## v27
Design SP_wocg, start of the top module:
module SP_wocg(
	clk,
	rst_n,
	in_valid,
	in_data,
	in_mode,
	out_valid,
	out_data
);
For scale: ~6900 cells after synthesis, ~60000 sq um of cells after synthesis.
==> flow/config.mk <==
export PLATFORM = sky130hd
export DESIGN_NAME = SP_wocg
export DESIGN_NICKNAME = SP_wocg
export VERILOG_FILES = /design/flow/design.v
export SDC_FILE = /design/flow/constraint.sdc
export NUM_CORES = 4
export LEC_CHECK = 0
export CAP_MARGIN = 10
export CELL_PAD_IN_SITES_GLOBAL_PLACEMENT = 1
export CORE_MARGIN = 2
export CORE_UTILIZATION = 70
export CTS_CLUSTER_SIZE = 34
export PLACE_DENSITY = 0.65
export SETUP_SLACK_MARGIN = 0.97
export SLEW_MARGIN = 20
export SYNTH_MEMORY_MAX_BITS = 16384
==> flow/constraint.sdc <==
create_clock -name core_clock -period 6.64 [get_ports {clk}]
set_input_delay 1.3280 -clock core_clock [delete_from_list [all_inputs] [get_ports {clk}]]
set_output_delay 1.3280 -clock core_clock [all_outputs]
set_load 0.01 [all_outputs]
run.sh (not shown) runs the stock make flow with config.mk's settings and CLKGATE_MAP_FILE=.
Tool error GPL-0301 stopped v27 during global placement without I/O (3_1_place_gp_skip_io); no final results.
--- input diff v27..v26 ---
Settings: CELL_PAD_IN_SITES_DETAIL_PLACEMENT: unset -> 0; MAX_ROUTING_LAYER: unset -> met4; CELL_PAD_IN_SITES_GLOBAL_PLACEMENT: 1 -> 0; CORE_UTILIZATION: 70 -> 63; CORE_ASPECT_RATIO: unset -> 0.66; ABC_AREA: unset -> 1; TNS_END_PERCENT: unset -> 15; CTS_CLUSTER_SIZE: 34 -> unset; PLACE_DENSITY_LB_ADDON: unset -> 0.04; PLACE_DENSITY: 0.65 -> unset.
## What came out
v26 finished every step from synthesis to the final layout, and the layout passed the timing, design-rule and antenna checks.
Initial cell density of the core: v26 vs v27 down 6.4 points
Summary of v26 over v27: simple-gate share of the synthesized area climbed 8.6 points, die area +about 12%.
[inputs] v58 vs v26
Settings: a deleted CELL_PAD_IN_SITES_DETAIL_PLACEMENT that had been 0; a deleted MAX_ROUTING_LAYER that had been met4; a change of CELL_PAD_IN_SITES_GLOBAL_PLACEMENT from 0 to 1; an added PLACE_DENSITY of 0.64; a deleted ABC_AREA that had been 1; an added CTS_CLUSTER_SIZE of 37; a deleted PLACE_DENSITY_LB_ADDON that had been 0.04; a deleted CORE_ASPECT_RATIO that had been 0.66; a change of CORE_UTILIZATION from 63 to 70; a deleted TNS_END_PERCENT that had been 15.
### Flow results
The log for v58 ends in global placement without I/O (3_1_place_gp_skip_io) with error GPL-0301, so the run never completed.
Relative to v26, synthesized cell count decreased by 19% in v58.
Sort v58 and v26 by area fraction in mux cells desc -> top: v58
Re height of the die: v58 is about 16% up on v26.
On area fraction in full adders, half adders and majority gates, v58 and v26 are neck and neck.
v58 — total cell area reported by yosys after synthesis 0.56% lower, v26 as reference
What v3 does differently from v58 at the input level:
Settings: CTS_CLUSTER_SIZE now 36, was 37.
--- outcome ---
v3 | ERROR | global placement without I/O (3_1_place_gp_skip_io)
Compared with v58, in v3 yosys-reported design area after synthesis level; core footprint level.
~same die height in v3 and v58
Comparing v58 against v3, there is no change at all in number of standard cells reported by yosys.
Compound-gate portion of the synthesized area: v58 vs v3 identical
Register share after synthesis: v58 vs v3 identical
Status: net count entering floorplan parity (v58, v3)
Here is what was changed in the inputs of v38 compared with v3.
Settings: an added MAX_ROUTING_LAYER of met4; a deleted PLACE_DENSITY that had been 0.64; an added CORE_ASPECT_RATIO of 0.66; a change of CELL_PAD_IN_SITES_GLOBAL_PLACEMENT from 1 to 0; a change of CORE_UTILIZATION from 70 to 63; an added CELL_PAD_IN_SITES_DETAIL_PLACEMENT of 1; an added PLACE_DENSITY_LB_ADDON of 0.04; a deleted CTS_CLUSTER_SIZE that had been 36.
### Flow results
- v38: it failed during clock tree synthesis (4_1_cts), and the tool reported DPL-0033.
- Per the comparison of v38 with v3, synthesized-area fraction occupied by adder cells neither gained nor lost much, chip area in the Yosys report neither gained nor lost much.
- Re synthesized cell count: no difference whatsoever between v38 and v3.
- v3 and v38 ended up with nearly the same netlist area before placement.
- v38 ends up with higher core footprint than v3 does.
- On synthesized flop and latch total, v3 and v38 are neck and neck.
## Diff of input files: v52 against v38
Settings: removing MAX_ROUTING_LAYER (formerly met4); changing CORE_UTILIZATION from 63 to 70; removing CORE_ASPECT_RATIO (formerly 0.66); removing PLACE_DENSITY_LB_ADDON (formerly 0.04); removing CELL_PAD_IN_SITES_DETAIL_PLACEMENT (formerly 1); setting PLACE_DENSITY to 0.64 for the first time.
==> results <==
- Status: cell total in the yosys stat output parity (v38, v52)
- v52 improves on v38 in chip area.
- Having completed the whole flow, v52 delivered a layout that passed the timing, design-rule and antenna checks.
- Of v38 and v52, the higher cell area after placement belongs to v38.
- | x dimension of the die | v52 vs v38 | 87 um lower |
- Comparing v38 against v52, there is no change at all in number of enable flip-flop cells.
